==> inputs of run H <==
==> flow/design.v (excerpt) <==
module ClockTest(
	input clk,
	input rst,
	input btn,
	output reg [6:0] seg,  
	output reg [3:0] an,
	output reg buttons_pressed, 
	output reg buttons_released 
);
export LEC_CHECK = 0
export CAP_MARGIN = 20
export CELL_PAD_IN_SITES_GLOBAL_PLACEMENT = 2
export CORE_MARGIN = 9
export CORE_UTILIZATION = 40
export CTS_CLUSTER_DIAMETER = 317
export GPL_ROUTABILITY_DRIVEN = 1
export MIN_ROUTING_LAYER = met2
export PLACE_DENSITY_LB_ADDON = 0.07
export SETUP_SLACK_MARGIN = -1.19
export SLEW_MARGIN = 5
create_clock -name core_clock -period 50.0 [get_ports {clk}]
run.sh (not shown) runs the stock make flow with config.mk's settings and CLKGATE_MAP_FILE=.
==> inputs of run A, as changes to run H <==
==> flow/config.mk (replaced) <==
export PLATFORM = sky130hd
export DESIGN_NAME = ClockTest
export DESIGN_NICKNAME = ClockTest
export VERILOG_FILES = /design/flow/design.v
export SDC_FILE = /design/flow/constraint.sdc
export NUM_CORES = 4
export LEC_CHECK = 0
export ABC_AREA = 1
export CAP_MARGIN = 20
export CORE_MARGIN = 2
export CORE_UTILIZATION = 70
export PLACE_DENSITY_LB_ADDON = 0.01
export SLEW_MARGIN = 20
==> flow/constraint.sdc (replaced) <==
create_clock -name core_clock -period 25.9 [get_ports {clk}]
set_input_delay 5.1800 -clock core_clock [delete_from_list [all_inputs] [get_ports {clk}]]
set_output_delay 5.1800 -clock core_clock [all_outputs]
set_load 0.01 [all_outputs]
==> metrics.yaml <==
dieHeight_microns: 292
p_comb_mw: 0.0366
wl_per_cell_microns: 23.9
status: "finished with violations"
endpoint: "s_tens[2]$_DFFE_PP0P_"
dpl-instance-area_sq_um: 30800
fmax_mhz: 21.5
violations: "DRC"
regArea_sq_um: 2570
grt_pass1_vias: 49800
drcViolationCount: 4
die_w_microns: 292
drtPass1Iterations: 54
the above is filed under run H

==> metrics.yaml <==
status: "no timing/DRC/antenna violations"
p_comb_mw: 0.0419
postSynthSeqShare: 0.0739
antenna_left: 0
dieHeight_microns: 227
nClkBuffers: 9
regArea_sq_um: 2570
area_leaders: "nand2_1 (17%), nand2_4 (11%), nand2_2 (8.0%), nand3_1 (7.9%), inv_1 (6.6%)"
fmax_mhz: 41.1
grt_pass1_vias: 32700
drtPass1Iterations: 8
wl_per_cell_microns: 15.2
endpoint: "clk_display[1]$_DFFE_PP0P_"
dpl-instance-area_sq_um: 35100
die_w_microns: 227
the above is filed under run A


========
==> inputs of job 9690 <==
==> flow/design.v <==
`timescale 1ns / 1ps
module button_debounce (
    input clk,        
    input rst,        
    input button_in,  
    output reg button_out  
);
    parameter integer DEBOUNCE_TIME = 200; 
    reg [19:0] counter;
    reg button_state;
    always @(posedge clk or posedge rst) begin
        if (rst) begin
            counter <= 0;
            button_state <= 0;
            button_out <= 0;
        end else begin
            if (button_in != button_state) begin
                counter <= counter + 1;
                if (counter >= DEBOUNCE_TIME) begin
                    button_state <= button_in;
                    button_out <= button_in;
                    counter <= 0;
                end
            end else begin
                counter <= 0;
            end
        end
    end
endmodule
`timescale 1ns / 1ps
module operatorremainder(
    input [35:0] n,
    output reg is_multiple
);
	parameter DIVISOR = 20000;
	reg [35:0] temp;
	reg [35:0] quotient;
	reg [35:0] remainder;
	integer i;
	always @(*) begin
        temp = n;
        quotient = 0;
        remainder = 0;
        for (i = 35; i >= 0; i = i - 1) begin
            quotient = (quotient << 1) | (temp[i] ? 1'b1 : 1'b0);
            if (quotient >= DIVISOR) begin
                quotient = quotient - DIVISOR;
                remainder = (remainder << 1) | 1'b1;
            end else begin
                remainder = (remainder << 1);
            end
        end
        is_multiple = (quotient == 0);
    end
endmodule
`timescale 1ns / 1ps
module ClockTest(
	input clk,
	input rst,
	input btn,
	output reg [6:0] seg,  
	output reg [3:0] an,
	output reg buttons_pressed, 
	output reg buttons_released 
);
	wire is_divisible;  
   reg [7:0] counter;  
   reg [35:0] cnt;	 
   wire buttons_out;
	reg buttons_out_prev;
   wire [6:0] segments [15:0];  
	reg [3:0] ones;  
   reg [3:0] tens;  
	reg [3:0] s_ones;  
	reg [3:0] s_tens;  
   reg [6:0] refresh_counter;  
   reg refresh_flag;	 
   reg [7:0] clk_display;  
      assign segments[0] = 7'b1000000;   
      assign segments[1] = 7'b1111001;   
      assign segments[2] = 7'b0100100;   
      assign segments[3] = 7'b0110000;   
      assign segments[4] = 7'b0011001;   
      assign segments[5] = 7'b0010010;   
      assign segments[6] = 7'b0000010;   
      assign segments[7] = 7'b1111000;   
      assign segments[8] = 7'b0000000;   
      assign segments[9] = 7'b0010000;   
      assign segments[10] = 7'b0001000;  
      assign segments[11] = 7'b0000011;  
      assign segments[12] = 7'b1000110;  
      assign segments[13] = 7'b0100001;  
      assign segments[14] = 7'b0000110;  
      assign segments[15] = 7'b0001110;  
   button_debounce debounce (
		.clk(clk),
		.rst(rst),
		.button_in(btn),
		.button_out(buttons_out)
   );
   operatorremainder remainder (
        .n(cnt),
        .is_multiple(is_divisible)
    );
   always @ (posedge clk or posedge rst) begin
      if (rst) begin  
         cnt <= 0;
         counter <= 0;
			ones <= 0;
			tens <= 0;
			s_ones <= 0;
			s_tens <= 0;
			clk_display <= 0;
			buttons_out_prev <= 0;
			buttons_pressed <= 0;
			buttons_released <= 0;
      end else begin
			if(cnt == 1_200_000 -1) begin 
				cnt <= 0;
				ones <= 0;
				tens <= 0;
				s_ones <= 0;
				s_tens <= 0;
				clk_display <= 0;
			end else begin
			if (is_divisible) begin 
				if(clk_display == 60) begin
					s_ones <= 0;
					s_tens <= 0;
				end else begin
					clk_display <= clk_display+1;
					if(s_ones == 9) begin
						s_ones <= 0;
						s_tens <= s_tens + 1;
					end else begin
						s_ones <= s_ones + 1;
					end
				end
			end
			buttons_out_prev <= buttons_out;
			buttons_pressed <= (buttons_out & ~buttons_out_prev);	  
			buttons_released <= (~buttons_out & buttons_out_prev);  
			if (buttons_pressed) begin
				if (ones == 9) begin
					ones <= 0;
					if (tens == 9) begin
						tens <= 0;
					end else begin
						tens <= tens + 1;
					end
				end else begin
				ones <= ones + 1;
				end
			end
			cnt <= cnt + 1;
         end   
      end
   end
	always @(posedge clk or posedge rst) begin
		if (rst) begin
			refresh_counter <= 0;
			refresh_flag <= 0;
		end else begin
		refresh_counter <= refresh_counter + 1;
		if (refresh_counter == 250) begin   
			refresh_counter <= 0;
			refresh_flag <= ~refresh_flag;
		end
		end
	end
	always @(posedge clk or posedge rst) begin
		if (rst) begin
			seg <= 7'b1111111;
			an <= 4'b1111;
		end else
		case (refresh_counter[6:5])
			2'b00: begin
				seg <= segments[ones];
				an <= 4'b1110; 
			end
			2'b01: begin
				seg <= segments[tens];
				an <= 4'b1101; 
			end
				2'b10: begin
				seg <= segments[s_ones];
				an <= 4'b1011; 
			end
				2'b11: begin
				seg <= segments[s_tens];
				an <= 4'b0111; 
			end
		endcase
end
endmodule
==> flow/run.sh <==
#!/bin/bash
# the make line also repeats each setting of config.mk as NAME=value (left out here)
make -C /OpenROAD-flow-scripts/flow DESIGN_CONFIG=/design/flow/config.mk WORK_HOME=/design/flow/orfs CLKGATE_MAP_FILE= finish
==> flow/config.mk <==
export PLATFORM = sky130hd
export DESIGN_NAME = ClockTest
export DESIGN_NICKNAME = ClockTest
export VERILOG_FILES = /design/flow/design.v
export SDC_FILE = /design/flow/constraint.sdc
export NUM_CORES = 4
export LEC_CHECK = 0
export ABC_AREA = 1
export CAP_MARGIN = 20
export CORE_MARGIN = 2
export CORE_UTILIZATION = 72
export CTS_CLUSTER_SIZE = 79
export PLACE_DENSITY_LB_ADDON = 0.01
export SETUP_SLACK_MARGIN = 3.85
export SLEW_MARGIN = 20
==> flow/constraint.sdc <==
create_clock -name core_clock -period 25.9 [get_ports {clk}]
set_input_delay 5.1800 -clock core_clock [delete_from_list [all_inputs] [get_ports {clk}]]
set_output_delay 5.1800 -clock core_clock [all_outputs]
set_load 0.01 [all_outputs]
==> job 5054: changes against job 9690 <==
- CTS_CLUSTER_DIAMETER: default -> 374
- CTS_CLUSTER_SIZE: 79 -> 100
- HOLD_SLACK_MARGIN: default -> 0.28
- PLACE_DENSITY: default -> 0.4
- PLACE_DENSITY_LB_ADDON: 0.01 -> default
- SETUP_SLACK_MARGIN: 3.85 -> 2.28
==> flow/constraint.sdc (replaced) <==
create_clock -name core_clock -period 25.6 [get_ports {clk}]
set_input_delay 5.1200 -clock core_clock [delete_from_list [all_inputs] [get_ports {clk}]]
set_output_delay 5.1200 -clock core_clock [all_outputs]
set_load 0.01 [all_outputs]
==> job 707: changes against job 9690 <==
- CTS_CLUSTER_DIAMETER: default -> 377
- CTS_CLUSTER_SIZE: 79 -> 10
- PLACE_DENSITY_LB_ADDON: 0.01 -> default
- SETUP_SLACK_MARGIN: 3.85 -> 2.18
==> flow/constraint.sdc (replaced) <==
create_clock -name core_clock -period 7.41 [get_ports {clk}]
set_input_delay 1.4820 -clock core_clock [delete_from_list [all_inputs] [get_ports {clk}]]
set_output_delay 1.4820 -clock core_clock [all_outputs]
set_load 0.01 [all_outputs]
==> qor summary <==
Outcome: job 707 stopped before the end; job 5054 complete, no violations; job 9690 stopped before the end
Stage where the flow stopped: job 707 clock tree synthesis; job 5054 -; job 9690 global routing
Number of clock sinks: job 707 -; job 5054 102; job 9690 102
Maximum buffer depth of the clock tree: job 707 -; job 5054 2; job 9690 2
Pre-placement core utilization: job 707 0.729; job 5054 0.729; job 9690 0.729
CTS Buf Count: job 707 -; job 5054 9; job 9690 9
Hold buffers post-CTS: job 707 -; job 5054 0; job 9690 0
Cell at the root of the clock tree: job 707 -; job 5054 sky130_fd_sc_hd__clkbuf_16; job 9690 sky130_fd_sc_hd__clkbuf_16
Area share of and-or/or-and cells after synthesis: job 707 0.0392; job 5054 0.0392; job 9690 0.0392
Dpl cells: job 707 7574; job 5054 6284; job 9690 6261
Number of gates given a new drive strength after cts: job 707 -; job 5054 53; job 9690 234
Placer congestion estimate: job 707 1.09; job 5054 1.04; job 9690 1.03
Number of buffers inserted by post-CTS setup repair: job 707 -; job 5054 81; job 9690 197
Placement Setup Slack: job 707 -15820 ps; job 5054 -996 ps; job 9690 -1130 ps
Number of synthesis warnings: job 707 3; job 5054 3; job 9690 3
Dpl cell area: job 707 46100 um2; job 5054 35200 um2; job 9690 35000 um2
Number of levels the H-tree was split into: job 707 -; job 5054 3; job 9690 3
Post-detailed-placement half-perimeter wirelength: job 707 128 mm; job 5054 78.7 mm; job 9690 78.6 mm

========
==> inputs of lagoon <==
// ClockTest: RTL as listed in full above, without the edits since
==> flow/config.mk <==
export PLATFORM = sky130hd
export DESIGN_NAME = ClockTest
export DESIGN_NICKNAME = ClockTest
export VERILOG_FILES = /design/flow/design.v
export SDC_FILE = /design/flow/constraint.sdc
export NUM_CORES = 4
export LEC_CHECK = 0
export ABC_AREA = 1
export CAP_MARGIN = 20
export CORE_MARGIN = 2
export CORE_UTILIZATION = 71
export CTS_CLUSTER_DIAMETER = 367
export CTS_CLUSTER_SIZE = 72
export PLACE_DENSITY_LB_ADDON = 0.01
export SLEW_MARGIN = 20
==> flow/constraint.sdc <==
create_clock -name core_clock -period 25.9 [get_ports {clk}]
set_input_delay 5.1800 -clock core_clock [delete_from_list [all_inputs] [get_ports {clk}]]
set_output_delay 5.1800 -clock core_clock [all_outputs]
set_load 0.01 [all_outputs]
==> tundra: changes against lagoon <==
--- a/flow/config.mk
+++ b/flow/config.mk
@@ -9,7 +9,7 @@
 export CAP_MARGIN = 20
 export CORE_MARGIN = 2
-export CORE_UTILIZATION = 71
-export CTS_CLUSTER_DIAMETER = 367
-export CTS_CLUSTER_SIZE = 72
-export PLACE_DENSITY_LB_ADDON = 0.01
+export CORE_UTILIZATION = 70
+export CTS_CLUSTER_SIZE = 85
+export HOLD_SLACK_MARGIN = -0.1
+export MAX_ROUTING_LAYER = met4
 export SLEW_MARGIN = 20
==> flow/constraint.sdc (replaced) <==
create_clock -name core_clock -period 45.2 [get_ports {clk}]
set_input_delay 9.0400 -clock core_clock [delete_from_list [all_inputs] [get_ports {clk}]]
set_output_delay 9.0400 -clock core_clock [all_outputs]
set_load 0.01 [all_outputs]
==> comparison table <==
| metric | lagoon | tundra |
|---|---|---|
| Result of the run | no timing/DRC/antenna violations | no timing/DRC/antenna violations |
| Ratio of total power to cell area | 9.70 mW/mm^2 | 6.01 mW/mm^2 |
| Number of post-CTS setup repair buffers | 6 | 0 |
| Net switching power figure | 0.0994 mW | 0.0627 mW |
| Post-placement setup slack | -1.08 ns | 14.69 ns |
| Register area | 0.00257 mm^2 | 0.00257 mm^2 |
| Fin cells | 6,371 | 6,269 |
| Fraction of power consumed by sequential logic | 49.6% | 47.8% |
| Die Outline Area | 0.0507 mm^2 | 0.0514 mm^2 |
| Synthesis-to-layout area growth | 4.61% | 0.299% |
| Multi-input gate share of the layout cell area | 77.4% | 79.5% |
| VDD IR-drop max | 65.7 uV | 32.5 uV |
| Global routing usage summed across all routing layers | 36.5% | 36.8% |
| Final #Nets | 5,783 | 5,639 |
| Largest net degree at the start of global routing | 62 | 58 |
| Met3 routing resource usage after global routing | 3.78% | 3.45% |
| Total met2 wirelength after detailed routing | 45,900 um | 43,300 um |
| R2r setup slk | 1.51 ns | 14.54 ns |
| DP Cell Count | 6,257 | 6,252 |
| Clock power frac | 38.8% | 41.0% |
| Fraction of met1 tracks used by global routing | 48.1% | 47.8% |
| Total via count in the routed design | 36,400 | 35,100 |
| Global-route wire length before repair | 155,000 um | 153,000 um |

========
==> build 55: inputs <==
RTL: the design.v shown in full above, as it stands there.
Settings: LEC_CHECK=0, CAP_MARGIN=20, CORE_MARGIN=2, CORE_UTILIZATION=65, HOLD_SLACK_MARGIN=-0.1, MAX_ROUTING_LAYER=met4, SLEW_MARGIN=20; clock period 45.2 ns.
==> inputs of trial 21, as changes to build 55 <==
- ABC_AREA: not set -> 1
- CORE_UTILIZATION: 65 -> 72
- CTS_CLUSTER_DIAMETER: not set -> 294
- CTS_CLUSTER_SIZE: not set -> 98
- HOLD_SLACK_MARGIN: -0.1 -> not set
- MAX_ROUTING_LAYER: met4 -> not set
- PLACE_DENSITY: not set -> 0.43
- TNS_END_PERCENT: not set -> 5
==> flow/constraint.sdc (replaced) <==
create_clock -name core_clock -period 20.8 [get_ports {clk}]
set_input_delay 4.1600 -clock core_clock [delete_from_list [all_inputs] [get_ports {clk}]]
set_output_delay 4.1600 -clock core_clock [all_outputs]
set_load 0.01 [all_outputs]
==> inputs of build 85, as changes to build 55 <==
- ABC_AREA: not set -> 1
- CORE_UTILIZATION: 65 -> 72
- CTS_CLUSTER_DIAMETER: not set -> 374
- CTS_CLUSTER_SIZE: not set -> 100
- HOLD_SLACK_MARGIN: -0.1 -> not set
- MAX_ROUTING_LAYER: met4 -> not set
- PLACE_DENSITY: not set -> 0.4
==> flow/constraint.sdc (replaced) <==
create_clock -name core_clock -period 25.6 [get_ports {clk}]
set_input_delay 5.1200 -clock core_clock [delete_from_list [all_inputs] [get_ports {clk}]]
set_output_delay 5.1200 -clock core_clock [all_outputs]
set_load 0.01 [all_outputs]
==> comparison <==
Build 85 passed the timing, design-rule and antenna checks. Build 55 finished clean. Trial 21 ended with an error in global routing (5_1_grt) (GRT-0116). Against build 85, the clock power of build 55 is lower by 45%. Area after synthesis is the same in trial 21 and build 85. Of build 85 and build 55, build 85 has the higher utilization (gap 9.8 points). Of build 85 and build 55, build 55 has the higher first-iteration DRC count (gap about 26%, measured against build 55). In build 85 the non-clock buffer count is higher than in build 55, by 145. Die size: build 55 is smaller than build 85 (about 4%). In synthesized cell count, trial 21 and build 85 do not differ. Sequential cell count is the same in build 85 and build 55.
==> figures <==
Max stage delay cell, worst path: build 85 dfrtp_2; trial 21 -; build 55 or4_1
Non-clock buffers: build 85 199; trial 21 -; build 55 54
Width of the die: build 85 223.6 um; trial 21 223.6 um; build 55 219.2 um
Clock Pin Slew Worst Setup and Hold Paths: build 85 0.08 ns; trial 21 -; build 55 0.09 ns
Post-synthesis cell count: build 85 5,661; trial 21 5,661; build 55 4,269
Net switching power figure: build 85 0.1070 mW; trial 21 -; build 55 0.07129 mW
Type of element capturing the critical path: build 85 register; trial 21 -; build 55 register
Hold Path Sink: build 85 refresh_counter[0]; trial 21 -; build 55 refresh_counter[4]
Number of clock buffers in the layout: build 85 9; trial 21 -; build 55 9
Actual slew at the worst max-slew pin: build 85 1.034 ns; trial 21 -; build 55 1.127 ns
Number of logic gates: build 85 4,662; trial 21 -; build 55 3,830
Result of the run: build 85 complete, no violations; trial 21 stopped before the end; build 55 complete, no violations
Stage where the flow stopped: build 85 -; trial 21 global routing (5_1_grt); build 55 -
Count of instantiated cells in the yosys netlist: build 85 5,661; trial 21 5,661; build 55 4,269
Fraction of area in clock buffers and inverters: build 85 0.008332; trial 21 -; build 55 0.009899
FA/HA/MAJ Cells, Area Fraction: build 85 0.01297; trial 21 0.01297; build 55 0.01529
Mux cell area share: build 85 0; trial 21 0; build 55 0.04762
Register area: build 85 2574 um^2; trial 21 -; build 55 2566 um^2
No activity file was given, so power comes from the tool's default toggle rates.
